===== config.mk =====
export PLATFORM = sky130hd
export DESIGN_NAME = cpu
export DESIGN_NICKNAME = cpu
export VERILOG_FILES = /design/flow/design.v
export SDC_FILE = /design/flow/constraint.sdc
export NUM_CORES = 4
export LEC_CHECK = 0
export ABC_AREA = 1
export CAP_MARGIN = 20
export CORE_MARGIN = 2
export CORE_UTILIZATION = 72
export SLEW_MARGIN = 20
export TNS_END_PERCENT = 5

===== design.v =====
module cpu(clk,reset,s,load,in,out,N,V,Z,w);
  input clk, reset, s, load;
  input [15:0] in;
  output [15:0] out;
  output N, V, Z, w;
  wire [15:0] instruction_out;
  wire loada,loadb,loads,loadc,write,asel,bsel;
  wire [2:0] status;
  wire [1:0] op, ALUop, shift, vsel;
  wire [2:0] opcode, readnum, writenum, nsel;  
  wire [15:0] sximm5, sximm8; 
  wire [15:0] mdata = 16'b0;
  wire [7:0] PC = 8'b0;
  vDFFE #(16) instruct_reg(clk, load , in, instruction_out);  
  instruct_decoder decoder(   .instruction_out(instruction_out),
			        .nsel(nsel),
				.opcode(opcode),
				.op(op),
				.ALUop(ALUop),
				.sximm5(sximm5),
				.sximm8(sximm8),
				.shift(shift),
				.readnum(readnum),
				.writenum(writenum)
  );
  FSM state_machine(    .clk(clk),
			.reset(reset),
			.s(s),
			.w(w),
			.opcode(opcode),
			.op(op),
			.nsel(nsel),
			.loada(loada),
			.loadb(loadb),
			.loadc(loadc),
			.loads(loads),
			.vsel(vsel),
			.write(write),
			.asel(asel),
			.bsel(bsel)
  );
  datapath DP(          .clk(clk),
			.readnum(readnum),
			.writenum(writenum),
			.write(write),
			.vsel(vsel),
			.loada(loada),
			.loadb(loadb),
			.loadc(loadc),
			.loads(loads),
			.shift(shift),
			.ALUop(ALUop),
			.asel(asel),
			.bsel(bsel),
			.mdata(mdata),
			.status(status),
			.C(out),
			.sximm8(sximm8),
			.sximm5(sximm5),
			.PC(PC)
  );	
  assign N = status[0];
  assign V = status[1]; 
  assign Z = status[2];  
endmodule
module instruct_decoder( instruction_out, 
			 nsel, 
			 opcode,
			 op,
			 ALUop, 
			 sximm5, 
			 sximm8, 
			 shift,
			 readnum,
			 writenum );
  input [15:0] instruction_out;
  input [2:0] nsel;
  output [2:0] opcode;
  output reg [2:0] readnum, writenum;
  output [1:0] shift, ALUop, op;
  output [15:0] sximm5, sximm8;
  wire [2:0] Rn, Rd, Rm;
  wire [4:0] imm5;
  wire [7:0] imm8;
  setval retval(instruction_out,opcode,op,ALUop,imm5,imm8,shift,Rn,Rd,Rm);
  assign sximm5 = imm5[4] ? {11'b11111111111,imm5}:{11'b00000000000,imm5}; 
  assign sximm8 = imm8[7] ? {8'b11111111,imm8}:{8'b00000000,imm8};
  always @(*) 
    case(nsel)
      3'b001: {readnum,writenum} = {Rn,Rn};  
      3'b010: {readnum,writenum} = {Rd,Rd};  
      3'b100: {readnum,writenum} = {Rm,Rm};  
      default: {readnum,writenum} = 6'bx;  
    endcase
endmodule
module setval(instruction_out,opcode,op,ALUop,imm5,imm8,shift,Rn,Rd,Rm);
  input [15:0] instruction_out;
  output reg [2:0] opcode,Rn,Rd,Rm;
  output reg [1:0] op, ALUop, shift;
  output reg [4:0] imm5;
  output reg [7:0] imm8;
  always @(*) begin 
    casex(instruction_out)
	{5'b11010,11'bx}: {opcode,op,ALUop,Rn,imm8,imm5,Rd,shift,Rm} = {instruction_out[15:13],2'b10,2'b0,instruction_out[10:8],instruction_out[7:0],
						5'b0,3'b0,2'b0,3'b0}; 
	{8'b11000000,8'bx}: {opcode,op,ALUop,Rn,imm8,imm5,Rd,shift,Rm} = {instruction_out[15:13],2'b0,2'b0,3'b0,8'b0,5'b0, instruction_out[7:5],
						instruction_out[4:3],instruction_out[2:0]}; 
	{5'b10100,11'bx}: {opcode,op,ALUop,Rn,imm8,imm5,Rd,shift,Rm} = {instruction_out[15:13],2'b0,2'b0,instruction_out[10:8],
						8'b0,5'b0,instruction_out[7:5],instruction_out[4:3],instruction_out[2:0]}; 
	{5'b10101,11'bx}: {opcode,op,ALUop,Rn,imm8,imm5,Rd,shift,Rm} = {instruction_out[15:13],2'b01,2'b01,instruction_out[10:8],
						8'b0,5'b0,3'b0, instruction_out[4:3], instruction_out[2:0]}; 
 	{5'b10110,11'bx}: {opcode,op,ALUop,Rn,imm8,imm5,Rd,shift,Rm} = {instruction_out[15:13],2'b10,2'b10,instruction_out[10:8],
						8'b0,5'b0,instruction_out[7:5],instruction_out[4:3],instruction_out[2:0]}; 
	{5'b10111,11'bx}: {opcode,op,ALUop,Rn,imm8,imm5,Rd,shift,Rm} = {instruction_out[15:13],2'b11,2'b11,3'b0,
						8'b0,5'b0,instruction_out[7:5],instruction_out[4:3],instruction_out[2:0]}; 
	default: {opcode,op,ALUop,Rn,imm8,imm5,Rd,shift,Rm} = {3'bx,2'bx,2'bx,3'bx,8'bx,5'bx,3'bx,2'bx,3'bx};  
    endcase
end
endmodule
module datapath(clk, readnum, vsel, loada, loadb, shift, asel, bsel,
		ALUop, loadc, loads, writenum, write, mdata, 
		status, C, sximm8, PC, sximm5);
  input clk, loada, loadb, loadc, loads, asel, bsel, write;
  input [1:0] vsel;
  input [1:0] shift, ALUop; 
  input [2:0] writenum, readnum;  
  input [15:0] mdata, sximm8, sximm5;
  input [7:0] PC;
  output wire [2:0] status;
  output wire [15:0] C;
  reg [15:0] data_in;
  wire [15:0] muxa, muxb, aout, bout, bout_shift, data_out, ALUout;
  wire [2:0] status_out;
  always @(*)
    case(vsel)
      2'b00: data_in = C;
      2'b01: data_in = {8'b0,PC};
      2'b10: data_in = sximm8;
      2'b11: data_in = mdata;
    endcase
  regfile REGFILE( .clk(clk), 
           		.write(write),
			.writenum(writenum),
			.readnum(readnum),
			.data_in(data_in),
			.data_out(data_out)
  );
  vDFFE #(16) reg_a(clk, loada, data_out, aout);
  vDFFE #(16) reg_b(clk, loadb, data_out, bout); 
  vDFFE #(16) reg_c(clk, loadc, ALUout, C);
  vDFFE #(3) status_block(.clk(clk), .en(loads), .in(status_out), .out(status));
  shifter shift_b(shift, bout, bout_shift);
  assign muxa = asel ? 16'b0:aout;
  assign muxb = bsel ? sximm5:bout_shift;
  alu ALU( .ALUop(ALUop), .Ain(muxa), .Bin(muxb), .out(ALUout), .status(status_out));
endmodule 
module regfile(clk,write,writenum,readnum,data_in,data_out);
  input clk,write;
  input [2:0] writenum, readnum;
  input [15:0] data_in;
  output [15:0] data_out;
  wire [7:0] readout, writeout;
  wire [15:0] R7, R6, R5, R4, R3, R2, R1, R0;
  dec #(3,8) read_num(readnum, readout);
  dec #(3,8) write_num(writenum, writeout);
  vDFFE #(16) write_reg0(clk, (write & writeout[0]), data_in, R0);
  vDFFE #(16) write_reg1(clk, (write & writeout[1]), data_in, R1);
  vDFFE #(16) write_reg2(clk, (write & writeout[2]), data_in, R2);
  vDFFE #(16) write_reg3(clk, (write & writeout[3]), data_in, R3);
  vDFFE #(16) write_reg4(clk, (write & writeout[4]), data_in, R4);
  vDFFE #(16) write_reg5(clk, (write & writeout[5]), data_in, R5);
  vDFFE #(16) write_reg6(clk, (write & writeout[6]), data_in, R6);
  vDFFE #(16) write_reg7(clk, (write & writeout[7]), data_in, R7);
  mux8 #(16) read_mux(R7, R6, R5, R4, R3, R2, R1, R0, readout, data_out);
endmodule
module dec(a,b);
  parameter n = 2;
  parameter m = 4;
  input [n-1:0] a;
  output [m-1:0] b;
  wire[m-1:0] b = 1<<a;
endmodule 
module vDFFE(clk,en,in,out);
  parameter n = 3;
  input clk, en;
  input [n-1:0] in;
  output reg [n-1:0] out;
  wire [n-1:0] nextout;
  assign nextout = en ? in:out;
  always @(posedge clk)
    out <= nextout;
  endmodule 
module mux8(r7, r6, r5, r4, r3, r2, r1, r0, s, b);
  parameter k = 1;
  input [k-1:0] r7, r6, r5, r4, r3, r2, r1, r0;
  input [7:0] s;
  output [k-1:0] b;
  wire [k-1:0] b = ({k{s[0]}} & r0) |
		   ({k{s[1]}} & r1) |    
		   ({k{s[2]}} & r2) |
		   ({k{s[3]}} & r3) | 
		   ({k{s[4]}} & r4) |
		   ({k{s[5]}} & r5) |
		   ({k{s[6]}} & r6) |
		   ({k{s[7]}} & r7) ;
endmodule
module shifter(shift,bin,out);
input [15:0] bin;
input [1:0] shift;
output reg [15:0] out;  
  always @(*) begin
    case(shift) 
      2'b01: out = bin << 1;  
      2'b10: out = bin >> 1;  
      2'b11: out = $signed(bin) >>> 1;  
      default: out = bin;  
    endcase 
  end 
endmodule 
module alu(ALUop,Ain,Bin,out,status);
  input [1:0] ALUop; 
  input [15:0] Ain, Bin;
  output reg [15:0] out;
  output [2:0] status;
  wire ovf;
  wire [15:0] sout;
  Addsub #(16) a(Ain, Bin, 1'b1, sout, ovf);
  assign status[2] = ((out == 16'b0) ? 1'b1:1'b0);  
  assign status[1] = ovf;  
  assign status[0] = out[15];  
  always @(*) begin
    case (ALUop)
      2'b00: out = Ain + Bin;
      2'b01: out = Ain - Bin; 
      2'b10: out = Ain & Bin;
      2'b11: out = ~Bin;
      default: out = 16'bx;
    endcase	
  end
endmodule
module Addsub(a,b,sub,s,ovf);
  parameter n = 8;
  input [n-1:0] a, b;  
  input sub ;  
  output [n-1:0] s;
  output ovf;   
  wire c1, c2;
  assign ovf = c1 ^ c2;  
  Adder1 #(n-1) ai(a[n-2:0],b[n-2:0]^{n-1{sub}},sub,c1,s[n-2:0]);
  Adder1 #(1) as(a[n-1],b[n-1]^sub,c1,c2,s[n-1]);
endmodule 
module Adder1(a,b,cin,cout,s);
  parameter n = 8;
  input [n-1:0] a, b;
  input cin ;
  output [n-1:0] s;
  output cout;
  assign {cout, s} = a + b + cin;
endmodule
module FSM(clk, reset, s, w, opcode, op, nsel,loada,loadb,loadc,vsel,write,loads,asel,bsel);
  input clk, reset, s;
  input [2:0] opcode;
  input [1:0] op;
  output w;
  output reg [2:0] nsel;
  output reg loada,loadb,loadc,loads,write,asel,bsel;
  output reg [1:0] vsel;
  wire [2:0] state;
  reg load_s;
  reg [2:0] next_state;
  assign w = load_s ? 1'b0:1'b1;  
  assign state =  reset ? 3'b000:next_state;
  always @(posedge clk) begin
    casex({reset,w,s,opcode,op,state})
	11'b1xxxxxxxxxx: {load_s, nsel, next_state,loada,loadb,loadc,vsel,write,loads,asel,bsel} 
				<= {1'b0,3'b000,3'b000,1'b0,1'b0,1'b0,2'b00,1'b0,1'b0,1'b0,1'b0};  
	{8'bx10xxxxx,3'b000}: {load_s,nsel,next_state,loada,loadb,loadc,vsel,write,loads,asel,bsel}
				<= {1'b0,3'b000,3'b000,1'b0,1'b0,1'b0,2'b00,1'b0,1'b0,1'b0,1'b0};  
	{8'bx1111010,3'b000}: {load_s, nsel, next_state,loada,loadb,loadc,vsel,write,loads,asel,bsel} 
				<= {1'b1,3'b001,3'b001,1'b0,1'b0,1'b0,2'b10,1'b1,1'b0,1'b0,1'b0};  
	{8'b00x11010,3'b001}: {load_s, nsel, next_state,loada,loadb,loadc,vsel,write,loads,asel,bsel} 
				<= {1'b0,3'b000,3'b000,1'b0,1'b0,1'b0,2'b00,1'b0,1'b0,1'b0,1'b0};  
        {8'b01111000,3'b000}: {load_s, nsel, next_state,loada,loadb,loadc,vsel,write,loads,asel,bsel} 
				<= {1'b1,3'b100,3'b001,1'b0,1'b1,1'b0,2'b10,1'b0,1'b0,1'b0,1'b0};  
	{8'b00x11000,3'b001}: {load_s,nsel,next_state,loada,loadb,loadc,vsel,write,loads,asel,bsel}
				<= {1'b1,3'b000,3'b010,1'b0,1'b0,1'b1,2'b00,1'b0,1'b0,1'b1,1'b0};  
	{8'b00x11000,3'b010}: {load_s,nsel,next_state,loada,loadb,loadc,vsel,write,loads,asel,bsel}
				<= {1'b1,3'b010,3'b011,1'b0,1'b0,1'b0,2'b00,1'b1,1'b0,1'b0,1'b0};  
	{8'b00x11000,3'b011}: {load_s,nsel,next_state,loada,loadb,loadc,vsel,write,loads,asel,bsel}
				<= {1'b0,3'b000,3'b000,1'b0,1'b0,1'b0,2'b00,1'b0,1'b0,1'b0,1'b0};  
	{8'b01110100,3'b000}: {load_s,nsel,next_state,loada,loadb,loadc,vsel,write,loads,asel,bsel}
				<= {1'b1,3'b001,3'b001,1'b1,1'b0,1'b0,2'b10,1'b0,1'b0,1'b0,1'b0};  
	{8'b00x10100,3'b001}: {load_s,nsel,next_state,loada,loadb,loadc,vsel,write,loads,asel,bsel}
				<= {1'b1,3'b100,3'b010,1'b0,1'b1,1'b0,2'b10,1'b0,1'b0,1'b0,1'b0};  
	{8'b00x10100,3'b010}: {load_s,nsel,next_state,loada,loadb,loadc,vsel,write,loads,asel,bsel}
				<= {1'b1,3'b000,3'b011,1'b0,1'b0,1'b1,2'b00,1'b0,1'b0,1'b0,1'b0};  
	{8'b00x10100,3'b011}: {load_s,nsel,next_state,loada,loadb,loadc,vsel,write,loads,asel,bsel}
				<= {1'b1,3'b010,3'b100,1'b0,1'b0,1'b0,2'b00,1'b1,1'b0,1'b0,1'b0};  
	{8'b00x10100,3'b100}: {load_s,nsel,next_state,loada,loadb,loadc,vsel,write,loads,asel,bsel}
				<= {1'b0,3'b000,3'b000,1'b0,1'b0,1'b0,2'b00,1'b0,1'b0,1'b0,1'b0};  
	{8'b01110101,3'b000}: {load_s,nsel,next_state,loada,loadb,loadc,vsel,write,loads,asel,bsel}
				<= {1'b1,3'b001,3'b001,1'b1,1'b0,1'b0,2'b10,1'b0,1'b0,1'b0,1'b0};  
	{8'b00x10101,3'b001}: {load_s,nsel,next_state,loada,loadb,loadc,vsel,write,loads,asel,bsel}
				<= {1'b1,3'b100,3'b010,1'b0,1'b1,1'b0,2'b10,1'b0,1'b0,1'b0,1'b0};  
	{8'b00x10101,3'b010}: {load_s,nsel,next_state,loada,loadb,loadc,vsel,write,loads,asel,bsel}
				<= {1'b1,3'b000,3'b011,1'b0,1'b0,1'b0,2'b00,1'b0,1'b1,1'b0,1'b0};  
   	{8'b00x10101,3'b011}: {load_s,nsel,next_state,loada,loadb,loadc,vsel,write,loads,asel,bsel}
				<= {1'b0,3'b000,3'b000,1'b0,1'b0,1'b0,2'b00,1'b0,1'b0,1'b0,1'b0};  
	{8'b01110110,3'b000}: {load_s,nsel,next_state,loada,loadb,loadc,vsel,write,loads,asel,bsel}
				<= {1'b1,3'b001,3'b001,1'b1,1'b0,1'b0,2'b10,1'b0,1'b0,1'b0,1'b0};  
	{8'b00x10110,3'b001}: {load_s,nsel,next_state,loada,loadb,loadc,vsel,write,loads,asel,bsel}
				<= {1'b1,3'b100,3'b010,1'b0,1'b1,1'b0,2'b10,1'b0,1'b0,1'b0,1'b0};  
	{8'b00x10110,3'b010}: {load_s,nsel,next_state,loada,loadb,loadc,vsel,write,loads,asel,bsel}
				<= {1'b1,3'b000,3'b011,1'b0,1'b0,1'b1,2'b00,1'b0,1'b0,1'b0,1'b0};  
	{8'b00x10110,3'b011}: {load_s,nsel,next_state,loada,loadb,loadc,vsel,write,loads,asel,bsel}
				<= {1'b1,3'b010,3'b100,1'b0,1'b0,1'b0,2'b00,1'b1,1'b0,1'b0,1'b0};  
	{8'b00x10110,3'b100}: {load_s,nsel,next_state,loada,loadb,loadc,vsel,write,loads,asel,bsel}
				<= {1'b0,3'b000,3'b000,1'b0,1'b0,1'b0,2'b00,1'b0,1'b0,1'b0,1'b0};  
	{8'b01110111,3'b000}: {load_s,nsel,next_state,loada,loadb,loadc,vsel,write,loads,asel,bsel}
				<= {1'b1,3'b100,3'b001,1'b0,1'b1,1'b0,2'b10,1'b0,1'b0,1'b1,1'b0};  
	{8'b00x10111,3'b001}: {load_s,nsel,next_state,loada,loadb,loadc,vsel,write,loads,asel,bsel}
				<= {1'b1,3'b000,3'b010,1'b0,1'b0,1'b1,2'b00,1'b0,1'b0,1'b1,1'b0};  
	{8'b00x10111,3'b010}: {load_s,nsel,next_state,loada,loadb,loadc,vsel,write,loads,asel,bsel}
				<= {1'b1,3'b010,3'b011,1'b0,1'b0,1'b0,2'b00,1'b1,1'b0,1'b0,1'b0};  
	{8'b00x10111,3'b011}: {load_s,nsel,next_state,loada,loadb,loadc,vsel,write,loads,asel,bsel}
				<= {1'b0,3'b000,3'b000,1'b0,1'b0,1'b0,2'b00,1'b0,1'b0,1'b0,1'b0};  
	default: {load_s,nsel,next_state,loada,loadb,loadc,vsel,write,loads,asel,bsel}
				<= {1'b0,3'b000,3'b000,1'b0,1'b0,1'b0,2'b00,1'b0,1'b0,1'b0,1'b0};  
   endcase
  end
endmodule 

===== run.sh =====
#!/bin/bash
# the make line also repeats each setting of config.mk as NAME=value (left out here)
make -C /OpenROAD-flow-scripts/flow DESIGN_CONFIG=/design/flow/config.mk WORK_HOME=/design/flow/orfs CLKGATE_MAP_FILE= finish

===== constraint.sdc =====
create_clock -name core_clock -period 3.13 [get_ports {clk}]
set_input_delay 0.6260 -clock core_clock [delete_from_list [all_inputs] [get_ports {clk}]]
set_output_delay 0.6260 -clock core_clock [all_outputs]
set_load 0.01 [all_outputs]

==> results of run 1 <==
through the flow:
step	worst slack [ps]	instance area [um2]	TNS [ps]	hold WS [ps]	util [%]
2_1_floorplan	-480	10400	-9400	469	-
3_3_place_gp	-766	11900	-6480	492	85.4
3_5_place_dp	-840	11900	-8120	499	85.5
==> flow.log, run 1 <==
[metrics] run summary
INFO  metric synthTopCellsByArea = sky130_fd_sc_hd__edfxtp_1 (57%), sky130_fd_sc_hd__nand2_1 (8.0%), sky130_fd_sc_hd__ha_1 (5.6%)
INFO  metric status = aborted with a tool error
INFO  metric initCoreUtil = between 70 and 80%
INFO  metric ys_seq_share = around three fifths
INFO  metric dieArea = 0.0153 mm2
INFO  metric die-height = 124 um
INFO  metric muxShareOfSynthArea = 0%
INFO  metric synth_cell_types = approximately 52
INFO  metric adder_cell_fraction_of_synth_area = 5.78%
INFO  metric number_of_placed_cells_counting_well_taps = 1316
INFO  metric last-stage-reached = clock tree synthesis (4_1_cts)
INFO  metric postSynth.topFlopCell = sky130_fd_sc_hd__edfxtp_1
INFO  metric synth_cells = 985
INFO  metric number_of_enable_flip_flop_cells = a little under 200
INFO  metric netlist_logic_family_top = simple AND/OR/NAND/NOR gates
INFO  metric synth.yosys.chip_area = 0.0103 mm2
INFO  metric fp.coreArea = between 0.01 and 0.015 mm2
INFO  metric synth_area = 0.0103 mm2
INFO  metric synthXorXnorAreaFrac = 1.53%
INFO  metric postSynth.asyncResetShare = 0%
INFO  metric post_synth_most_frequent_cells = sky130_fd_sc_hd__nand2_1 (221), sky130_fd_sc_hd__edfxtp_1 (195), sky130_fd_sc_hd__inv_1 (104), sky130_fd_sc_hd__nor2_1 (75), sky130_fd_sc_hd__nand3_1 (51)
INFO  metric yosys_warnings = 8
INFO  metric hpwl = 20.4 mm
INFO  metric mappedNetlistNets = 1052
INFO  metric flops_out_of_synthesis = 208
INFO  metric floorplan.rows = 43
INFO  metric largest_area_cell = sky130_fd_sc_hd__edfxtp_1
INFO  metric synth_compound_gate_area_share = 8.98%
INFO  metric placement.io_buffers = 39
INFO  metric netlist.area_leader.share = 56.8%
INFO  metric firstError = [ERROR DPL-0033] detailed placement checks failed during check placement.
INFO  metric synth_dominant_cell_count = sky130_fd_sc_hd__nand2_1
INFO  metric yosysCellCount = 985
INFO  metric globalplace.congestion = ~0.95
INFO  metric floorplan.die.width = 124 um
INFO  metric synth.avg_cell_area = 10.5 um2
INFO  metric number_of_i_o_pins = 40
INFO  metric synth-simple-area-share = 18.6%
==> run 2, diff against run 1 <==
Settings changed: CELL_PAD_IN_SITES_DETAIL_PLACEMENT from default to 0, CTS_CLUSTER_DIAMETER from default to 334, CTS_CLUSTER_SIZE from default to 15, MIN_ROUTING_LAYER from default to met1, PLACE_DENSITY_LB_ADDON from default to 0.04, SETUP_SLACK_MARGIN from default to -0.02, TNS_END_PERCENT 5 to default.
Clock period 3.13 ns to 3.84 ns, I/O delays scaled along.
==> run 2 against run 1 <==
Compared with the run above: the layout now fails its checks (max-capacitance violations, max-slew violations, negative setup slack); area after synthesis unchanged; synthesized cell count unchanged; die area unchanged.
==> flow.log, run 2 <==
[flow] final metrics
INFO  metric fp.coreArea = 0.0139 mm2
INFO  metric r2r_cells = 26
INFO  metric placement.io_buffers = 39
INFO  metric largest_area_cell = sky130_fd_sc_hd__edfxtp_1
INFO  metric crit_path_frequent_cell = sky130_fd_sc_hd__nand2_1
INFO  metric total_tool_warning_count = approximately 44
INFO  metric met1_length = 10.3 mm
INFO  metric area_grow_syn2layout = 17.4%
INFO  metric vias_per_cell = 6.67
INFO  metric postSynth.topFlopCell = sky130_fd_sc_hd__edfxtp_1
INFO  metric route.final.wire_length = 30.5 mm
INFO  metric worst_setup_path_startpoint = instruct_reg.out[14]
INFO  metric clockNetworkPower = 1.61 mW
INFO  metric hold_class = reg -> reg
INFO  metric timing.clock.skew = 28.6 ps
INFO  metric status = complete, but fails checks
INFO  metric power_density = between 300 and 400 mW/mm2
INFO  metric final.hold.worst_slack = 526 ps
INFO  metric setup_slack_on_the_worst_flop_to_flop_path = -370 ps
INFO  metric report.final.slew_viol_count = 9
INFO  metric power.switching_fraction = approximately a quarter
INFO  metric synth-simple-area-share = about a fifth
INFO  metric ys_seq_share = 59.3%
INFO  metric maximum_number_of_pins_on_one_net_before_global_route_repair = 25
INFO  metric initCoreUtil = about three quarters
INFO  metric grt_use_total = a little over a third
INFO  metric detailed_place.area = 0.0112 mm2
INFO  metric muxShareOfSynthArea = 0%
INFO  metric finalHoldViolCount = 0
INFO  metric route.detailed.wl_per_inst = 23.8 um
INFO  metric drv_cap = 1
INFO  metric route.met3.wl = 3.72 mm
INFO  metric combPwrFrac = 14.0%
INFO  metric cp-start-kind = flip-flop
INFO  metric setup_slack = -367 ps
INFO  metric synth.avg_cell_area = 10.5 um2
INFO  metric achievable-frequency = 238 MHz
INFO  metric netlist.area_leader.share = 56.8%
INFO  metric hold_start = state_machine.next_state[1]
INFO  metric worst_setup_path_class = reg -> reg
INFO  metric critPathRequiredTime = 4210 ps
INFO  metric hpwl = 17.7 mm
INFO  metric post-route-period-util = 110%
INFO  metric synth_cell_types = 52
INFO  metric tritoncts.num_buffers = 17
INFO  metric comb_cell_power = 0.672 mW
INFO  metric p_seq_share = 52.7%
INFO  metric cpLargestDelayFamily = simple AND/OR/NAND/NOR gates
INFO  metric setup.worst_path.end_class = flip-flop
INFO  metric top_power_group = sequential cells
INFO  metric check-failures = max-capacitance violations, max-slew violations, negative setup slack
INFO  metric clock_power_share = around 33%
INFO  metric via_count = 8540
INFO  metric synth_cells = 985
INFO  metric critPathSlowestCell = sky130_fd_sc_hd__edfxtp_1
INFO  metric cts_sinks = 208
INFO  metric post_synth_most_frequent_cells = sky130_fd_sc_hd__nand2_1 (221), sky130_fd_sc_hd__edfxtp_1 (195), sky130_fd_sc_hd__inv_1 (104), sky130_fd_sc_hd__nor2_1 (75), sky130_fd_sc_hd__nand3_1 (51)
INFO  metric number_of_i_o_pins = 40
INFO  metric worstSkewPairLatency = 500 ps
INFO  metric p_switching = between 1 and 1.5 mW
INFO  metric mappedNetlistNets = between 1000 and 1500
INFO  metric floorplan.rows = approximately 43
INFO  metric synth_compound_gate_area_share = 8.98%
INFO  metric setup.worst_path.end = DP.status_block.out[2]
INFO  metric yosysCellCount = 985
INFO  metric grt_setup_unrepaired = true
INFO  metric synth.yosys.chip_area = ~0.010 mm2
INFO  metric route.detailed.drc = 0
INFO  metric p_leak = about 5 nW
INFO  metric buf_inv_on_cp = 2
INFO  metric die-height = around 120 um
INFO  metric cts_tree = built
INFO  metric globalplace.congestion = between 0.9 and 1
INFO  metric totalPowerFinal = 4.82 mW
INFO  metric number_of_placed_cells_counting_well_taps = 1238
INFO  metric min_delay_worst_endpoint = state_machine.next_state[2]
INFO  metric seq_power = 2.54 mW
INFO  metric final_cell_count_no_fill = between 1000 and 1500
INFO  metric detailedRoute.firstIterationViolations = around 1400
INFO  metric flops_out_of_synthesis = between 200 and 250
INFO  metric antenna_cells = 0
INFO  metric routed.top_layer = met4
INFO  metric htreeDepth = 1
INFO  metric timing_worst_slew_pin_value = 1570 ps
INFO  metric routed-wl-met2 = 14.4 mm
INFO  metric grt_first_pass_wirelength = 41.3 mm
INFO  metric grt_antenna_before_repair = 0
INFO  metric clock-root-buffer = sky130_fd_sc_hd__clkbuf_16
INFO  metric postLayoutCellArea = roughly 0.012 mm2
INFO  metric logic_depth_of_the_worst_path_buffers_included = 26
INFO  metric synth_dominant_cell_count = sky130_fd_sc_hd__nand2_1
INFO  metric number_of_global_route_vias_before_repair = 7813
INFO  metric slew_headroom = -5.63%
INFO  metric critical-path-max-stage-delay = 490 ps
INFO  metric synthXorXnorAreaFrac = 1.53%
INFO  metric critical_path.reg2reg.endpoint = DP.status_block.out[2]
INFO  metric floorplan.die.width = approximately 120 um
INFO  metric min_path_cells = 2
INFO  metric drtAntennaViolNets = 0
INFO  metric adder_cell_fraction_of_synth_area = slightly below 6%
INFO  metric postSynth.asyncResetShare = 0%
INFO  metric r2r-start = instruct_reg.out[14]
INFO  metric clkTransAtPathRegs = approximately 90 ps
INFO  metric nets = 1163
INFO  metric post-route-min-period = 4210 ps
INFO  metric ir_drop = around 0.00046 V
INFO  metric max-clock-path-buffers = 3
INFO  metric grt_overflow_total = 0
INFO  metric p_int = between 3 and 4 mW
INFO  metric setup_total_negative_slack = -792 ps
INFO  metric synthTopCellsByArea = sky130_fd_sc_hd__edfxtp_1 (57%), sky130_fd_sc_hd__nand2_1 (8.0%), sky130_fd_sc_hd__ha_1 (5.6%)
INFO  metric finalSetupViolations = 9
INFO  metric synth_area = 0.0103 mm2
INFO  metric number_of_enable_flip_flop_cells = 195
INFO  metric worst-endpoint-arrival = between 4000 and 5000 ps
INFO  metric worst-path-max-fanout = 6
INFO  metric cts_hold_buffers = 0
INFO  metric dieArea = 0.0153 mm2
INFO  metric yosys_warnings = 8
INFO  metric first_pass_iters = 8
INFO  metric netlist_logic_family_top = simple AND/OR/NAND/NOR gates
run 2: layout make-up:
type                    count  area [um2]
repair buffers            110         951
flip-flops and latches    208        6120
well taps                 180         225
fillers                   660        1830
clock buffers              23         458
multi-input cells         627        3850
inverters                 132         500
run 2: through the flow:
step           utilization [%]  worst slack [ps]
6_report                  86.9              -367
5_1_grt                   86.9              -438
4_1_cts                   84.2             -18.5
3_5_place_dp              80.7             -66.4
3_3_place_gp              80.7              41.1
2_1_floorplan                -               127
run 2: repair_timing:
item                                    CTS  global route
endpoints found under the setup margin    1            10
resized                                   6            69
pin swaps                                 5            50
setup buffers                             2            17
run 2: routing by layer:
metal  global-route usage, %  up-vias
met5                       0        -
met4                    14.3        0
met3                    4.62      190
met2                    59.9      802
met1                    50.1     3924
li1                        -     3624
==> run 3, diff against run 2 <==
Settings changed: ABC_AREA 1 to 0, CORE_UTILIZATION 72 to 70, CTS_CLUSTER_DIAMETER 334 to 44, CTS_CLUSTER_SIZE 15 to default, PLACE_DENSITY_LB_ADDON 0.04 to 0.01, SETUP_SLACK_MARGIN -0.02 to 1.63.
Clock period 3.84 ns to 6.57 ns, I/O delays scaled along.
==> run 3 against run 2 <==
Compared with the run above: the run now finishes clean; clock power is 25% lower; setup slack better by 2200 ps; synthesized cell count is 11% lower; area after synthesis is 0.68% lower; power is 36% lower; largest cell class unchanged; highest routed layer unchanged.
==> flow.log, run 3 <==
[flow] final metrics
INFO  metric cts_tree = built
INFO  metric post-route-period-util = 71.6%
INFO  metric globalplace.congestion = 0.906
INFO  metric timing_worst_slew_pin_value = 1040 ps
INFO  metric slew_headroom = 30.2%
INFO  metric fill_cells = 793
INFO  metric cpLargestDelayFamily = simple AND/OR/NAND/NOR gates
INFO  metric setup.worst_path.end = DP.status_block.out[2]
INFO  metric multiInputGateArea = approximately 0.0039 mm2
INFO  metric clock-root-buffer = sky130_fd_sc_hd__clkbuf_16
INFO  metric r2r-start = instruct_reg.out[10]
INFO  metric fp.coreArea = 0.0144 mm2
INFO  metric crit_chain = nor3_4, a31oi_4, o21ai_0, and3_2, inv_1, nor4_4, a21oi_2, xnor2_1, ha_1, or3_1, or2_2, a21oi_1, xor2_1, a22oi_1, nor4_1, nand4b_1, a2111oi_2
INFO  metric drv_cap = 0
INFO  metric vias_per_cell = 6.64
INFO  metric setup.worst_path.end_class = flip-flop
INFO  metric clockNetworkPower = about 1.2 mW
INFO  metric antenna_cells = 0
INFO  metric max-clock-path-buffers = 3
INFO  metric min_delay_worst_endpoint = state_machine.next_state[2]
INFO  metric synth_cells = 876
INFO  metric synth_dominant_cell_count = sky130_fd_sc_hd__edfxtp_1
INFO  metric worst_setup_path_startpoint = instruct_reg.out[10]
INFO  metric ys_seq_share = 59.7%
INFO  metric grt_antenna_before_repair = 0
INFO  metric totalPowerFinal = 3.07 mW
INFO  metric logic_depth_of_the_worst_path_buffers_included = 17
INFO  metric postSynth.asyncResetShare = 0%
INFO  metric mappedNetlistNets = 943
INFO  metric post-route-min-period = 4710 ps
INFO  metric synth_compound_gate_area_share = 13.7%
INFO  metric tritoncts.num_buffers = 23
INFO  metric yosysCellCount = roughly 880
INFO  metric detailedPlace.worstSlack = approximately 1200 ps
INFO  metric post_synth_most_frequent_cells = sky130_fd_sc_hd__edfxtp_1 (195), sky130_fd_sc_hd__nand2_1 (113), sky130_fd_sc_hd__o21ai_0 (63), sky130_fd_sc_hd__a21oi_1 (55), sky130_fd_sc_hd__nor2_1 (50)
INFO  metric grt_overflow_total = 0
INFO  metric postSynth.topFlopCell = sky130_fd_sc_hd__edfxtp_1
INFO  metric total_tool_warning_count = 41
INFO  metric nets = 1006
INFO  metric setup_slack = 1860 ps
INFO  metric clock_power_share = 39.4%
INFO  metric final-seq-area = 0.00612 mm2
INFO  metric route.detailed.drc = 0
INFO  metric maximum_number_of_pins_on_one_net_before_global_route_repair = 34
INFO  metric finalHoldViolCount = 0
INFO  metric p_seq_share = 48.4%
INFO  metric worst-path-max-fanout = 6
INFO  metric p_switching = 0.776 mW
INFO  metric final.hold.worst_slack = 526 ps
INFO  metric clkTransAtPathRegs = ~60 ps
INFO  metric min_path_cells = 2
INFO  metric muxShareOfSynthArea = between 1 and 1.5%
INFO  metric p_int = ~2.3 mW
INFO  metric cp-start-kind = flip-flop
INFO  metric worst-endpoint-arrival = 5010 ps
INFO  metric report.final.slew_viol_count = 0
INFO  metric p_leak = 4.29 nW
INFO  metric achievable-frequency = 212 MHz
INFO  metric htreeDepth = 1
INFO  metric timing.clock.skew = around 24 ps
INFO  metric initCoreUtil = 71.0%
INFO  metric first_pass_iters = 5
INFO  metric detailedRoute.firstIterationViolations = 976
INFO  metric floorplan.die.width = 125 um
INFO  metric critical-path-max-stage-delay = 460 ps
INFO  metric finalSetupViolations = 0
INFO  metric via_count = 7572
INFO  metric buf_inv_on_cp = 1
INFO  metric synthXorXnorAreaFrac = between 2 and 2.5%
INFO  metric worstSkewPairLatency = a little over 500 ps
INFO  metric largest_area_cell = sky130_fd_sc_hd__edfxtp_1
INFO  metric grt_first_pass_wirelength = 40.1 mm
INFO  metric number_of_enable_flip_flop_cells = 195
INFO  metric number_of_global_route_vias_before_repair = 7306
INFO  metric adder_cell_fraction_of_synth_area = 5.81%
INFO  metric seq_power = approximately 1.5 mW
INFO  metric combPwrFrac = 12.2%
INFO  metric synth-simple-area-share = roughly 13%
INFO  metric hold_start = state_machine.next_state[1]
INFO  metric netlist_logic_family_top = AND-OR/OR-AND gates
INFO  metric synthTopCellsByArea = sky130_fd_sc_hd__edfxtp_1 (57%), sky130_fd_sc_hd__ha_1 (5.6%), sky130_fd_sc_hd__nand2_1 (4.1%)
INFO  metric route.detailed.wl_per_inst = 23.1 um
INFO  metric area_grow_syn2layout = 15.6%
INFO  metric number_of_i_o_pins = ~40
INFO  metric die-height = roughly 120 um
INFO  metric critPathSlowestCell = sky130_fd_sc_hd__edfxtp_1
INFO  metric yosys_warnings = 8
INFO  metric grt_use_total = 32.9%
INFO  metric drtAntennaViolNets = 0
INFO  metric synth.yosys.chip_area = 0.0102 mm2
INFO  metric floorplan.rows = 44
INFO  metric setup_total_negative_slack = 0 ps
INFO  metric netlist.area_leader.share = 57.2%
INFO  metric placement.io_buffers = 39
INFO  metric worst_setup_path_class = reg -> reg
INFO  metric power.switching_fraction = 25.3%
INFO  metric grt_setup_unrepaired = false
INFO  metric cts_sinks = 208
INFO  metric route.final.wire_length = 26.3 mm
INFO  metric critical_path.reg2reg.endpoint = DP.status_block.out[2]
INFO  metric flops_out_of_synthesis = 208
INFO  metric r2r_cells = 17
INFO  metric power_density = 259 mW/mm2
INFO  metric top_power_group = sequential cells
INFO  metric final_cell_utilization_of_the_core = about 82%
INFO  metric critPathRequiredTime = around 6900 ps
INFO  metric synth_area = around 0.010 mm2
INFO  metric status = timing/DRC/antenna clean
INFO  metric comb_cell_power = 0.374 mW
INFO  metric hpwl = 17.0 mm
INFO  metric hold_class = reg -> reg
INFO  metric synth.avg_cell_area = between 10 and 15 um2
INFO  metric dieArea = 0.0156 mm2
INFO  metric cts_hold_buffers = 0
INFO  metric setup_slack_on_the_worst_flop_to_flop_path = 1860 ps
INFO  metric ir_drop = 0.000388 V
INFO  metric synth_cell_types = 74
run 3: cell type report:
| class | count | area share (%) |
|---|---|---|
| Timing Repair Buffer | 76 | 5.86 |
| Tap cell | 184 | 1.95 |
| Clock inverter | 12 | 0.772 |
| Sequential cell | 208 | 51.7 |
| Clock buffer | 30 | 5.26 |
| Inverter | 42 | 1.33 |
| Multi-Input combinational cell | 588 | 33.2 |
run 3: repair_timing:
action	4_1_cts	5_1_grt
resized	7	19
setup buffers	2	20
cloned	1	1
hold endpoints to repair	0	0
endpoints found under the setup margin	4	1
pin swaps	2	8
run 3: per-stage QoR:
stage	cell area, um2	std cells
final	11800	1140
after global routing	11800	1140
after CTS	11600	1118
after detailed placement	10800	1073
after global placement	10800	1073
after floorplan	10200	876
run 3: per-layer routing:
metal  GRT usage [%]  vias up  part of all wire [%]
met3            3.77       72                   8.4
met4            11.1        0                   3.2
li1                -     3367                     -
met5               0        -                     0
met1            44.3     3628                    38
met2            56.5      505                    50
==> run 4, diff against run 3 <==
Settings changed: ABC_AREA 0 to default, CELL_PAD_IN_SITES_DETAIL_PLACEMENT 0 to default, CTS_CLUSTER_DIAMETER 44 to default, CTS_CLUSTER_SIZE from default to 32, MIN_ROUTING_LAYER met1 to default, PLACE_DENSITY_LB_ADDON 0.01 to default, SETUP_SLACK_MARGIN 1.63 to default.
Clock period 6.57 ns to 4.14 ns, I/O delays scaled along.
==> run 4 against run 3 <==
Compared with the run above: the layout now fails its checks (negative setup slack); first-iteration DRC count rose by 40%; design area is 6.6% higher; area after synthesis unchanged; register-to-register slack worse by 2200 ps; global-route usage rose by 7.5 points; sequential share of layout area fell by 3.2 points; setup slack worse by 2200 ps; power rose by 65%; flip-flop count unchanged; synthesized cell count is the same; critical path type unchanged.
==> flow.log, run 4 <==
[flow] final metrics
INFO  metric p_int = 3.76 mW
INFO  metric nets = 1087
INFO  metric adder_cell_fraction_of_synth_area = 5.81%
INFO  metric critPathSlowestCell = sky130_fd_sc_hd__edfxtp_1
INFO  metric critical_path.reg2reg.endpoint = DP.status_block.out[2]
INFO  metric logic_depth_of_the_worst_path_buffers_included = 20
INFO  metric worst-path-max-fanout = 6
INFO  metric r2r_cells = 20
INFO  metric p_switching = 1.32 mW
INFO  metric muxShareOfSynthArea = 1.42%
INFO  metric grt_util_met1 = 52.3%
INFO  metric achievable-frequency = 223 MHz
INFO  metric timing_worst_slew_pin_value = 1070 ps
INFO  metric hpwl = 18.7 mm
INFO  metric critPathRequiredTime = 4470 ps
INFO  metric synth.yosys.chip_area = around 0.010 mm2
INFO  metric totalPowerFinal = about 5.1 mW
INFO  metric route.detailed.wl_per_inst = 26.0 um
INFO  metric netlist.area_leader.share = roughly 57%
INFO  metric report.final.slew_viol_count = 0
INFO  metric yosys_warnings = 8
INFO  metric mappedNetlistNets = 943
INFO  metric met2_usage = 68.3%
INFO  metric check-failures = negative setup slack
INFO  metric buf_inv_on_cp = 2
INFO  metric post-route-min-period = about 4500 ps
INFO  metric timing.clock.skew = 29.6 ps
INFO  metric synthTopCellsByArea = sky130_fd_sc_hd__edfxtp_1 (57%), sky130_fd_sc_hd__ha_1 (5.6%), sky130_fd_sc_hd__nand2_1 (4.1%)
INFO  metric cp-start-kind = flip-flop
INFO  metric netlist_logic_family_top = AND-OR/OR-AND gates
INFO  metric synthXorXnorAreaFrac = 2.39%
INFO  metric globalplace.congestion = about 0.95
INFO  metric comb_cell_power = 0.759 mW
INFO  metric synth_dominant_cell_count = sky130_fd_sc_hd__edfxtp_1
INFO  metric detailedPlace.worstSlack = -356 ps
INFO  metric synth_area = 0.0102 mm2
INFO  metric synth_cell_types = 74
INFO  metric synth_compound_gate_area_share = 13.7%
INFO  metric crit_chain = nor3_4, buf_4, a31o_4, a31oi_2, o221ai_2, ha_2, nor2_1, xnor2_1, ha_1, nor2b_4, o31a_1, buf_4, o21ba_4, o21ai_4, a21oi_1, a21oi_1, xor2_1, o21ai_1, or2_4, a2111oi_4
INFO  metric post-route-period-util = 108%
INFO  metric grt_overflow_total = 0
INFO  metric final.hold.worst_slack = 535 ps
INFO  metric dieArea = 0.0156 mm2
INFO  metric largest_area_cell = sky130_fd_sc_hd__edfxtp_1
INFO  metric placement.io_buffers = 39
INFO  metric first_pass_iters = 6
INFO  metric setup_slack_on_the_worst_flop_to_flop_path = -340 ps
INFO  metric number_of_i_o_pins = 40
INFO  metric cpLargestDelayFamily = AND-OR/OR-AND gates
INFO  metric cts_sinks = 208
INFO  metric hold_class = reg -> reg
INFO  metric number_of_enable_flip_flop_cells = roughly 200
INFO  metric route.detailed.drc = 0
INFO  metric drtAntennaViolNets = 0
INFO  metric die-height = 125 um
INFO  metric htreeDepth = 1
INFO  metric synth.avg_cell_area = 11.7 um2
INFO  metric min_delay_worst_endpoint = state_machine.next_state[2]
INFO  metric worst_setup_path_startpoint = instruct_reg.out[10]
INFO  metric max-clock-path-buffers = 3
INFO  metric seq_power = 2.36 mW
INFO  metric min_path_cells = 2
INFO  metric status = complete, but fails checks
INFO  metric grt_antenna_before_repair = 0
INFO  metric gr-usage-met3 = 6.59%
INFO  metric grt_first_pass_wirelength = 48.4 mm
INFO  metric worstSkewPairLatency = 510 ps
INFO  metric worst_setup_path_class = reg -> reg
INFO  metric yosysCellCount = around 880
INFO  metric ir_drop = between 0.0004 and 0.0005 V
INFO  metric tritoncts.num_buffers = 21
INFO  metric postSynth.topFlopCell = sky130_fd_sc_hd__edfxtp_1
INFO  metric maximum_number_of_pins_on_one_net_before_global_route_repair = 39
INFO  metric cts_tree = built
INFO  metric fill_cells = 617
INFO  metric grt_setup_unrepaired = true
INFO  metric total_tool_warning_count = 46
INFO  metric r2r-start = instruct_reg.out[10]
INFO  metric ys_seq_share = 59.7%
INFO  metric setup.worst_path.end_class = flip-flop
INFO  metric postLayoutCellArea = 0.0126 mm2
INFO  metric clock-root-buffer = sky130_fd_sc_hd__clkbuf_16
INFO  metric floorplan.rows = 44
INFO  metric finalHoldViolCount = 0
INFO  metric power_density = between 400 and 500 mW/mm2
INFO  metric synth-simple-area-share = 13.5%
INFO  metric area_grow_syn2layout = 23.2%
INFO  metric drv_cap = 0
INFO  metric worst-endpoint-arrival = 4800 ps
INFO  metric p_seq_share = 46.4%
INFO  metric initCoreUtil = 71.0%
INFO  metric clockNetworkPower = 1.96 mW
INFO  metric synth_cells = 876
INFO  metric hold_start = state_machine.next_state[1]
INFO  metric slew_headroom = 27.9%
INFO  metric fp.coreArea = 0.0144 mm2
INFO  metric critical-path-max-stage-delay = ~450 ps
INFO  metric vias_per_cell = roughly 7
INFO  metric detailedRoute.firstIterationViolations = 1363
INFO  metric setup.worst_path.end = DP.status_block.out[2]
INFO  metric detailed_place.area = between 0.01 and 0.015 mm2
INFO  metric grt_most_used_layer = met2
INFO  metric setup_slack = -336 ps
INFO  metric clkTransAtPathRegs = roughly 80 ps
INFO  metric power.switching_fraction = 25.9%
INFO  metric finalSetupViolations = 4
INFO  metric post_synth_most_frequent_cells = sky130_fd_sc_hd__edfxtp_1 (195), sky130_fd_sc_hd__nand2_1 (113), sky130_fd_sc_hd__o21ai_0 (63), sky130_fd_sc_hd__a21oi_1 (55), sky130_fd_sc_hd__nor2_1 (50)
INFO  metric antenna_cells = 0
INFO  metric top_power_group = sequential cells
INFO  metric combPwrFrac = 14.9%
INFO  metric grt_use_total = between 40% and 50%
INFO  metric via_count = between 8000 and 9000
INFO  metric flops_out_of_synthesis = 208
INFO  metric floorplan.die.width = ~120 um
INFO  metric postSynth.asyncResetShare = 0%
INFO  metric p_leak = between 4 and 5 nW
INFO  metric route.final.wire_length = approximately 32 mm
INFO  metric number_of_global_route_vias_before_repair = 8237
INFO  metric clock_power_share = 38.6%
[run 4: cell type report]
class,count,area [um2],share of cell area (%)
clock buffer,28,582,4.61
tap,184,230,1.82
clock inverter,9,100,0.793
multi-input combinational,587,4120,32.6
inverter,42,158,1.25
timing repair buffer,160,1310,10.4
sequential,208,6120,48.5
[run 4: routing by layer]
| metal | vias up | routed length (um) |
|---|---|---|
| li1 | 3531 | - |
| met1 | 3934 | 10900 |
| met2 | 775 | 15500 |
| met3 | 173 | 3460 |
| met4 | 0 | 1830 |
| met5 | - | 0 |
[run 4: stage by stage]
step | util (%) | TNS [ps] | std cells
after global placement | 80.0 | -192 | 1162
after CTS | 85.3 | -325 | 1207
after floorplan | - | 0 | 876
after global routing | 87.5 | -1810 | 1218
final | 87.5 | -474 | 1218
after detailed placement | 80.0 | -432 | 1162
[run 4: timing repair]
item	4_1_cts	5_1_grt
hold buffers	0	0
gates cloned	1	0
resized	11	51
pin swaps	16	19
endpoints found under the setup margin	6	26
setup buffers	7	12
hold endpoints to repair	0	0
==> run 5, diff against run 4 <==
Settings changed: CORE_UTILIZATION 70 to 68, CTS_CLUSTER_DIAMETER from default to 207, CTS_CLUSTER_SIZE 32 to 15, SETUP_SLACK_MARGIN from default to -0.2.
Clock period 4.14 ns to 2.76 ns, I/O delays scaled along.
==> run 5 against run 4 <==
Compared with the run above: the run now fails in global routing (5_1_grt); die area up 2.9%; synthesized cell count did not move; area after synthesis stayed put.
==> flow.log, run 5 <==
[metrics] run summary
INFO  metric status = aborted with a tool error
INFO  metric number_of_i_o_pins = around 40
INFO  metric synth.avg_cell_area = 11.7 um2
INFO  metric netlist_logic_family_top = AND-OR/OR-AND gates
INFO  metric netlist.area_leader.share = 57.2%
INFO  metric floorplan.die.width = 127 um
INFO  metric die-height = about 130 um
INFO  metric hpwl = approximately 20 mm
INFO  metric largest_area_cell = sky130_fd_sc_hd__edfxtp_1
INFO  metric synth_cells = a little under 900
INFO  metric mappedNetlistNets = 943
INFO  metric globalplace.congestion = about 1
INFO  metric yosysCellCount = 876
INFO  metric post_synth_most_frequent_cells = sky130_fd_sc_hd__edfxtp_1 (195), sky130_fd_sc_hd__nand2_1 (113), sky130_fd_sc_hd__o21ai_0 (63), sky130_fd_sc_hd__a21oi_1 (55), sky130_fd_sc_hd__nor2_1 (50)
INFO  metric htreeDepth = 1
INFO  metric number_of_enable_flip_flop_cells = 195
INFO  metric synthXorXnorAreaFrac = between 2 and 2.5%
INFO  metric adder_cell_fraction_of_synth_area = 5.81%
INFO  metric ys_seq_share = 59.7%
INFO  metric synthTopCellsByArea = sky130_fd_sc_hd__edfxtp_1 (57%), sky130_fd_sc_hd__ha_1 (5.6%), sky130_fd_sc_hd__nand2_1 (4.1%)
INFO  metric floorplan.rows = 44
INFO  metric max-clock-path-buffers = 3
INFO  metric yosys_warnings = 8
INFO  metric initCoreUtil = 69.9%
INFO  metric synth.yosys.chip_area = 0.0102 mm2
INFO  metric synth_cell_types = ~74
INFO  metric dieArea = 0.0161 mm2
INFO  metric tritoncts.num_buffers = 17
INFO  metric cts_sinks = 208
INFO  metric placement.io_buffers = 39
INFO  metric muxShareOfSynthArea = 1.42%
INFO  metric synth_dominant_cell_count = sky130_fd_sc_hd__edfxtp_1
INFO  metric clock-root-buffer = sky130_fd_sc_hd__clkbuf_16
INFO  metric synth-simple-area-share = 13.5%
INFO  metric grt_use_total = 93.8%
INFO  metric synth_area = 0.0102 mm2
INFO  metric grt_overflow_total = 673
INFO  metric flops_out_of_synthesis = 208
INFO  metric firstError = [ERROR GRT-0232] Routing congestion too high. Check the congestion heatmap in the GUI.
INFO  metric synth_compound_gate_area_share = 13.7%
INFO  metric fp.coreArea = between 0.01 and 0.015 mm2
INFO  metric last-stage-reached = global routing (5_1_grt)
INFO  metric postSynth.topFlopCell = sky130_fd_sc_hd__edfxtp_1
INFO  metric detailed_place.area = 0.0124 mm2
INFO  metric postSynth.asyncResetShare = 0%
==> run 5: stage by stage <==
stage / setup TNS [ps] / utilization (%) / instances / hold WS, ps / worst slack [ps]
detailed placement: -84220 / 84.9 / 1239 / 511 / -1650
floorplan: -43590 / - / 876 / 461 / -1240
CTS: -41410 / 91.5 / 1279 / 520 / -1420
global placement: -59320 / 84.9 / 1239 / 481 / -1540
==> run 5: timing repair <==
action                                 4_1_cts
setup endpoints to repair                  177
buffers inserted                            19
gates resized                              103
pin swaps                                   52
gates cloned                                 1
endpoints found under the hold margin        0
hold buffers                                 0
==> run 5: routing by layer <==
metal | GRT usage [%] | GRT overflow
met1 | 87.9 | 7
met2 | 111 | 453
met3 | 79.7 | 11
met4 | 103 | 200
met5 | 49.8 | 2
==> run 6, diff against run 5 <==
Settings changed: CORE_UTILIZATION 68 to 21, CTS_CLUSTER_DIAMETER 207 to default, CTS_CLUSTER_SIZE 15 to default, SETUP_SLACK_MARGIN -0.2 to default.
Clock period 2.76 ns to 10.1 ns, I/O delays scaled along.
==> run 6 against run 5 <==
Compared with the run above: now clean on timing, DRC and antenna; die area increased to 3.1 times the previous value; area after synthesis stayed put; synthesized cell count stayed put.
==> flow.log, run 6 <==
[flow] final metrics
INFO  metric cts_tree = built
INFO  metric maximum_number_of_pins_on_one_net_before_global_route_repair = 40
INFO  metric post_cts_resized = 0
INFO  metric clkTransAtPathRegs = 50 ps
INFO  metric cpLargestDelayFamily = AND-OR/OR-AND gates
INFO  metric hold_class = reg -> reg
INFO  metric ir_drop = 0.000140 V
INFO  metric postSynth.asyncResetShare = 0%
INFO  metric final-seq-area = 0.00612 mm2
INFO  metric timing.clock.skew = 26.3 ps
INFO  metric timing_worst_slew_pin_value = 1110 ps
INFO  metric netlist_logic_family_top = AND-OR/OR-AND gates
INFO  metric vias_per_cell = 4.49
INFO  metric worst_setup_path_startpoint = instruct_reg.out[11]
INFO  metric muxShareOfSynthArea = roughly 1.4%
INFO  metric synthXorXnorAreaFrac = under 10%
INFO  metric floorplan.rows = roughly 80
INFO  metric p_int = 1.55 mW
INFO  metric route.detailed.drc = 0
INFO  metric mappedNetlistNets = 943
INFO  metric nets = 981
INFO  metric placement.io_buffers = 39
INFO  metric achievable-frequency = 187 MHz
INFO  metric logic_depth_of_the_worst_path_buffers_included = 17
INFO  metric synth_compound_gate_area_share = 13.7%
INFO  metric synth_cells = 876
INFO  metric status = timing/DRC/antenna clean
INFO  metric adder_cell_fraction_of_synth_area = 5.81%
INFO  metric finalSetupViolations = 0
INFO  metric largest_area_cell = sky130_fd_sc_hd__edfxtp_1
INFO  metric route.final.wire_length = about 26 mm
INFO  metric fill_cells = between 4000 and 5000
INFO  metric fp.coreArea = 0.0479 mm2
INFO  metric grt_use_total = 10.1%
INFO  metric yosysCellCount = approximately 900
INFO  metric post_synth_most_frequent_cells = sky130_fd_sc_hd__edfxtp_1 (195), sky130_fd_sc_hd__nand2_1 (113), sky130_fd_sc_hd__o21ai_0 (63), sky130_fd_sc_hd__a21oi_1 (55), sky130_fd_sc_hd__nor2_1 (50)
INFO  metric buf_inv_on_cp = 0
INFO  metric grt_first_pass_wirelength = 40.0 mm
INFO  metric report.final.slew_viol_count = 0
INFO  metric worst_setup_path_class = reg -> reg
INFO  metric met2_usage = between 15 and 20%
INFO  metric worst-endpoint-arrival = 5680 ps
INFO  metric crit_chain = nor2_1, a31oi_4, o21ai_0, and2_1, ha_1, nand2_1, o21ai_0, fa_1, nor2b_1, o31a_1, a211oi_1, a31oi_1, o21ai_1, or4_1, nor3_1, nand4b_1, a2111oi_2
INFO  metric critPathSlowestCell = sky130_fd_sc_hd__a31oi_4
INFO  metric p_seq_share = 47.1%
INFO  metric grt_setup_unrepaired = false
INFO  metric die-height = 225 um
INFO  metric power_density = 168 mW/mm2
INFO  metric setup_total_negative_slack = 0 ps
INFO  metric worstSkewPairLatency = 540 ps
INFO  metric critPathRequiredTime = 10430 ps
INFO  metric flops_out_of_synthesis = 208
INFO  metric total_tool_warning_count = 41
INFO  metric p_switching = 0.499 mW
INFO  metric setup_slack_on_the_worst_flop_to_flop_path = ~4800 ps
INFO  metric number_of_global_route_vias_before_repair = just under 7000
INFO  metric number_of_placed_cells_counting_well_taps = 1502
INFO  metric setup.worst_path.end_class = flip-flop
INFO  metric top_power_group = sequential cells
INFO  metric grt_antenna_before_repair = 0
INFO  metric floorplan.die.width = 225 um
INFO  metric synth_area = 0.0102 mm2
INFO  metric via_count = 6943
INFO  metric number_of_enable_flip_flop_cells = between 150 and 200
INFO  metric synth-simple-area-share = between 10% and 20%
INFO  metric synth.avg_cell_area = 11.7 um2
INFO  metric globalplace.congestion = 0.827
INFO  metric critical-path-max-stage-delay = 890 ps
INFO  metric grt_most_used_layer = met2
INFO  metric number_of_i_o_pins = roughly 40
INFO  metric postCtsSetupRepairBufs = 0
INFO  metric cts_sinks = 208
INFO  metric hpwl = 17.8 mm
INFO  metric ys_seq_share = approximately three fifths
INFO  metric area_grow_syn2layout = 19.0%
INFO  metric clockNetworkPower = 0.864 mW
INFO  metric synth_dominant_cell_count = sky130_fd_sc_hd__edfxtp_1
INFO  metric drtAntennaViolNets = 0
INFO  metric dieArea = 0.0506 mm2
INFO  metric clock-root-buffer = sky130_fd_sc_hd__clkbuf_16
INFO  metric combPwrFrac = 10.7%
INFO  metric synthTopCellsByArea = sky130_fd_sc_hd__edfxtp_1 (57%), sky130_fd_sc_hd__ha_1 (5.6%), sky130_fd_sc_hd__nand2_1 (4.1%)
INFO  metric netlist.area_leader.share = 57.2%
INFO  metric grt_overflow_total = 0
INFO  metric synth_cell_types = 74
INFO  metric clock_power_share = between 40% and 50%
INFO  metric setup.worst_path.end = DP.status_block.out[2]
INFO  metric r2r_cells = 17
INFO  metric comb_cell_power = 0.220 mW
INFO  metric slew_headroom = between 20% and 30%
INFO  metric tritoncts.num_buffers = 24
INFO  metric max-clock-path-buffers = 3
INFO  metric gr-usage-met3 = 1.35%
INFO  metric initCoreUtil = 21.4%
INFO  metric synth.yosys.chip_area = 0.0102 mm2
INFO  metric final_cell_count_no_fill = 1547
INFO  metric post-route-period-util = 53.0%
INFO  metric crit_path_frequent_cell = sky130_fd_sc_hd__o21ai_0
INFO  metric seq_power = 0.967 mW
INFO  metric grt_util_met1 = roughly an eighth
INFO  metric p_leak = 4.19 nW
INFO  metric first_pass_iters = 5
INFO  metric hold_start = state_machine.next_state[1]
INFO  metric postSynth.topFlopCell = sky130_fd_sc_hd__edfxtp_1
INFO  metric route.detailed.wl_per_inst = between 15 and 20 um
INFO  metric min_path_cells = 2
INFO  metric post-route-min-period = 5350 ps
INFO  metric drv_cap = 0
INFO  metric min_delay_worst_endpoint = state_machine.next_state[2]
INFO  metric power.switching_fraction = 24.3%
INFO  metric r2r-start = instruct_reg.out[11]
INFO  metric htreeDepth = 1
INFO  metric finalHoldViolCount = 0
INFO  metric critical_path.reg2reg.endpoint = DP.status_block.out[2]
INFO  metric yosys_warnings = 8
INFO  metric multiInputGateArea = 0.00385 mm2
INFO  metric cp-start-kind = flip-flop
INFO  metric worst-path-max-fanout = 38
INFO  metric detailedRoute.firstIterationViolations = around 610
INFO  metric cts_hold_buffers = 0
INFO  metric antenna_cells = 0
## run 6: area by class of cell
cell class / instances / share of cell area, %
sequential: 208 / 50.2
multi-input combinational: 586 / 31.6
tap: 615 / 6.31
clock buffer: 33 / 5.46
timing repair buffer: 52 / 4.06
inverter: 42 / 1.29
clock inverter: 11 / 1.10
## run 6: metrics by stage
step / worst slack, ps / power [mW] / area [um2] / util [%] / hold WS (ps)
floorplan: 5840 / 1.13 / 10200 / - / 461
global placement: 4330 / 1.20 / 11400 / 23.7 / 490
detailed placement: 4150 / 1.20 / 11400 / 23.7 / 490
CTS: 4140 / 2.07 / 12200 / 25.4 / 503
global route: 4310 / 2.12 / 12200 / 25.4 / 535
finish: 4750 / 2.05 / 12200 / 25.4 / 515
## run 6: layer usage
metal,part of all wire (%),routed length (um)
met5,0,0
met4,2.5,644
met3,4.6,1180
met2,49,12700
met1,43,11200
==> run 7, diff against run 6 <==
Settings changed: CORE_UTILIZATION 21 to 72, CTS_CLUSTER_DIAMETER from default to 216, CTS_CLUSTER_SIZE from default to 15.
Clock period 10.1 ns to 2.76 ns, I/O delays scaled along.
==> run 7 against run 6 <==
Compared with the run above: the flow now stops in clock tree synthesis (4_1_cts); die area is 70% lower; synthesized cell count is the same; area after synthesis unchanged.
==> flow.log, run 7 <==
[metrics] run summary
INFO  metric synth_cells = 876
INFO  metric floorplan.rows = 43
INFO  metric hpwl = approximately 22 mm
INFO  metric mappedNetlistNets = between 900 and 1000
INFO  metric synthXorXnorAreaFrac = 2.39%
INFO  metric flops_out_of_synthesis = 208
INFO  metric netlist.area_leader.share = 57.2%
INFO  metric synth_dominant_cell_count = sky130_fd_sc_hd__edfxtp_1
INFO  metric synth.yosys.chip_area = 0.0102 mm2
INFO  metric postSynth.topFlopCell = sky130_fd_sc_hd__edfxtp_1
INFO  metric die-height = 123 um
INFO  metric yosysCellCount = 876
INFO  metric largest_area_cell = sky130_fd_sc_hd__edfxtp_1
INFO  metric globalplace.congestion = approximately 0.95
INFO  metric synth_compound_gate_area_share = approximately 14%
INFO  metric floorplan.die.width = 123 um
INFO  metric detailed_place.area = 0.0124 mm2
INFO  metric dieArea = 0.0152 mm2
INFO  metric placement.io_buffers = 39
INFO  metric status = aborted with a tool error
INFO  metric synthTopCellsByArea = sky130_fd_sc_hd__edfxtp_1 (57%), sky130_fd_sc_hd__ha_1 (5.6%), sky130_fd_sc_hd__nand2_1 (4.1%)
INFO  metric adder_cell_fraction_of_synth_area = 5.81%
INFO  metric post_synth_most_frequent_cells = sky130_fd_sc_hd__edfxtp_1 (195), sky130_fd_sc_hd__nand2_1 (113), sky130_fd_sc_hd__o21ai_0 (63), sky130_fd_sc_hd__a21oi_1 (55), sky130_fd_sc_hd__nor2_1 (50)
INFO  metric last-stage-reached = clock tree synthesis (4_1_cts)
INFO  metric number_of_i_o_pins = approximately 40
INFO  metric yosys_warnings = 8
INFO  metric number_of_enable_flip_flop_cells = 195
INFO  metric netlist_logic_family_top = AND-OR/OR-AND gates
INFO  metric initCoreUtil = 73.8%
INFO  metric synth_area = between 0.01 and 0.015 mm2
INFO  metric synth-simple-area-share = 13.5%
INFO  metric fp.coreArea = 0.0139 mm2
INFO  metric synth_cell_types = 74
INFO  metric postSynth.asyncResetShare = 0%
INFO  metric firstError = [ERROR DPL-0038] Utilization greater than 100%, impossible to legalize
INFO  metric muxShareOfSynthArea = under 10%
INFO  metric ys_seq_share = 59.7%
INFO  metric synth.avg_cell_area = approximately 12 um2
## run 7: metrics by stage
step | setup TNS [ps] | utilization [%] | setup WS (ps) | instances | power, mW
detailed placement | -70590 | 89.2 | -1500 | 1231 | 4.75
global placement | -50030 | 89.2 | -1320 | 1231 | 4.68
floorplan | -36170 | - | -1240 | 876 | 4.20
==> run 8, diff against run 7 <==
Settings changed: ABC_AREA from default to 1, CELL_PAD_IN_SITES_DETAIL_PLACEMENT from default to 0, CORE_UTILIZATION 72 to 70, CTS_CLUSTER_DIAMETER 216 to 334, CTS_CLUSTER_SIZE 15 to default, MIN_ROUTING_LAYER from default to met1, PLACE_DENSITY from default to 0.35, SETUP_SLACK_MARGIN from default to -0.33.
Clock period 2.76 ns to 3.27 ns, I/O delays scaled along.
==> run 8 against run 7 <==
Compared with the run above: area after synthesis is 0.68% higher; die area increased by 3.4%; synthesized cell count rose by 12%; the layout now fails its checks (negative setup slack).
==> flow.log, run 8 <==
[flow] final metrics
INFO  metric status = complete, but fails checks
INFO  metric check-failures = negative setup slack
INFO  metric power.switching_fraction = between 20% and 30%
INFO  metric worst_setup_path_class = reg -> reg
INFO  metric fill_cells = approximately 500
INFO  metric totalPowerFinal = around 6.6 mW
INFO  metric logic_depth_of_the_worst_path_buffers_included = 28
INFO  metric route.detailed.wl_per_inst = 26.1 um
INFO  metric adder_cell_fraction_of_synth_area = 5.78%
INFO  metric placement.io_buffers = 39
INFO  metric grt_use_total = around two fifths
INFO  metric p_leak = 5.58 nW
INFO  metric finalSetupViolations = 17
INFO  metric slew_headroom = 30.5%
INFO  metric p_seq_share = between 40% and 50%
INFO  metric hpwl = 20.4 mm
INFO  metric synth.yosys.chip_area = 0.0103 mm2
INFO  metric hold_start = state_machine.next_state[0]
INFO  metric critPathRequiredTime = around 3600 ps
INFO  metric tritoncts.num_buffers = 22
INFO  metric critical_path.reg2reg.endpoint = DP.status_block.out[2]
INFO  metric floorplan.die.width = 125 um
INFO  metric clockNetworkPower = 2.58 mW
INFO  metric number_of_i_o_pins = 40
INFO  metric netlist.area_leader.share = ~57%
INFO  metric setup.worst_path.end = DP.status_block.out[2]
INFO  metric gr-usage-met3 = 6.42%
INFO  metric power_density = roughly 490 mW/mm2
INFO  metric maximum_number_of_pins_on_one_net_before_global_route_repair = 25
INFO  metric final_cell_count_no_fill = ~1400
INFO  metric grt_setup_unrepaired = true
INFO  metric synthXorXnorAreaFrac = 1.53%
INFO  metric synth_cell_types = about 52
INFO  metric combPwrFrac = between 15 and 20%
INFO  metric postSynth.topFlopCell = sky130_fd_sc_hd__edfxtp_1
INFO  metric route.final.wire_length = 36.0 mm
INFO  metric clkTransAtPathRegs = 60 ps
INFO  metric p_int = between 4 and 5 mW
INFO  metric cts_hold_buffers = 0
INFO  metric worst_setup_path_startpoint = instruct_reg.out[13]
INFO  metric drtAntennaViolNets = 0
INFO  metric grt_most_used_layer = met2
INFO  metric synthTopCellsByArea = sky130_fd_sc_hd__edfxtp_1 (57%), sky130_fd_sc_hd__nand2_1 (8.0%), sky130_fd_sc_hd__ha_1 (5.6%)
INFO  metric critical-path-max-stage-delay = around 460 ps
INFO  metric grt_antenna_before_repair = 2
INFO  metric comb_cell_power = around 1 mW
INFO  metric drv_cap = 0
INFO  metric synth_area = 0.0103 mm2
INFO  metric post-route-period-util = 139%
INFO  metric min_delay_worst_endpoint = state_machine.next_state[2]
INFO  metric mappedNetlistNets = roughly 1100
INFO  metric finalHoldViolCount = 0
INFO  metric setup.worst_path.end_class = flip-flop
INFO  metric route.detailed.drc = 0
INFO  metric fp.coreArea = between 0.01 and 0.015 mm2
INFO  metric post_synth_most_frequent_cells = sky130_fd_sc_hd__nand2_1 (221), sky130_fd_sc_hd__edfxtp_1 (195), sky130_fd_sc_hd__inv_1 (104), sky130_fd_sc_hd__nor2_1 (75), sky130_fd_sc_hd__nand3_1 (51)
INFO  metric dieArea = ~0.016 mm2
INFO  metric yosysCellCount = just under 1000
INFO  metric die-height = 125 um
INFO  metric grt_first_pass_wirelength = 46.6 mm
INFO  metric flops_out_of_synthesis = about 210
INFO  metric synth_cells = 985
INFO  metric number_of_placed_cells_counting_well_taps = 1305
INFO  metric clock_power_share = 39.3%
INFO  metric achievable-frequency = 220 MHz
INFO  metric globalplace.congestion = 0.982
INFO  metric grt_overflow_total = 0
INFO  metric post-route-min-period = 4540 ps
INFO  metric via_count = 9517
INFO  metric synth.avg_cell_area = between 10 and 15 um2
INFO  metric synth_compound_gate_area_share = between 8 and 9%
INFO  metric buf_inv_on_cp = 4
INFO  metric synth-simple-area-share = 18.6%
INFO  metric max-clock-path-buffers = 3
INFO  metric grt_util_met1 = approximately half
INFO  metric worstSkewPairLatency = around 520 ps
INFO  metric synth_dominant_cell_count = sky130_fd_sc_hd__nand2_1
INFO  metric clock-root-buffer = sky130_fd_sc_hd__clkbuf_16
INFO  metric antenna_cells = 0
INFO  metric cts_sinks = 208
INFO  metric total_tool_warning_count = 46
INFO  metric setup_slack = -1270 ps
INFO  metric final_cell_utilization_of_the_core = around 92%
INFO  metric top_power_group = sequential cells
INFO  metric yosys_warnings = 8
INFO  metric area_grow_syn2layout = 28.8%
INFO  metric met2_usage = 65.0%
INFO  metric number_of_global_route_vias_before_repair = just under 9000
INFO  metric hold_class = reg -> reg
INFO  metric ir_drop = a little over 0.0007 V
INFO  metric number_of_enable_flip_flop_cells = 195
INFO  metric floorplan.rows = 44
INFO  metric largest_area_cell = sky130_fd_sc_hd__edfxtp_1
INFO  metric cpLargestDelayFamily = simple AND/OR/NAND/NOR gates
INFO  metric setup_total_negative_slack = -12820 ps
INFO  metric min_path_cells = 2
INFO  metric r2r-start = instruct_reg.out[13]
INFO  metric first_pass_iters = 8
INFO  metric postSynth.asyncResetShare = 0%
INFO  metric timing.clock.skew = 19.9 ps
INFO  metric htreeDepth = 1
INFO  metric setup_slack_on_the_worst_flop_to_flop_path = -1270 ps
INFO  metric initCoreUtil = between 70% and 80%
INFO  metric cts_tree = built
INFO  metric seq_power = 2.98 mW
INFO  metric detailedRoute.firstIterationViolations = approximately 1600
INFO  metric nets = 1245
INFO  metric worst-path-max-fanout = 6
INFO  metric p_switching = about 1.7 mW
INFO  metric r2r_cells = 28
INFO  metric report.final.slew_viol_count = 0
INFO  metric muxShareOfSynthArea = 0%
INFO  metric worst-endpoint-arrival = 4900 ps
INFO  metric vias_per_cell = 6.91
INFO  metric timing_worst_slew_pin_value = between 1000 and 1500 ps
INFO  metric ys_seq_share = 59.3%
INFO  metric critPathSlowestCell = sky130_fd_sc_hd__edfxtp_1
INFO  metric netlist_logic_family_top = simple AND/OR/NAND/NOR gates
INFO  metric cp-start-kind = flip-flop
-- run 8: what timing repair did --
item | CTS | global route
setup endpoints to repair | 14 | 16
setup buffers | 13 | 22
resized | 42 | 94
pin swaps | 29 | 73
-- run 8: metrics by stage --
stage | setup slack (ps) | hold slack, ps | area (um2)
after floorplan | -383 | 469 | 10300
after global placement | -665 | 488 | 11800
after detailed placement | -835 | 495 | 11800
after CTS | -704 | 507 | 12700
after global routing | -1400 | 521 | 13300
final | -1270 | 509 | 13300
-- run 8: layer usage --
layer  share of wire, %  vias to the layer above
li1                   -                     3791
met1                 31                     4343
met2                 46                     1044
met3                 14                      335
met4                9.0                        4
met5              0.089                        -
-- run 8: layout make-up --
cell class                      instances  area, um2  area share [%]
Sequential cell                       208       6120            46.0
Multi-Input combinational cell        627       4130            31.1
Tap cell                              184        230            1.73
Timing Repair Buffer                  187       1580            11.9
Inverter                              132        495            3.73
Clock buffer                           27        591            4.45
Clock inverter                         13        141            1.06
Power and IR drop assume default switching activity.
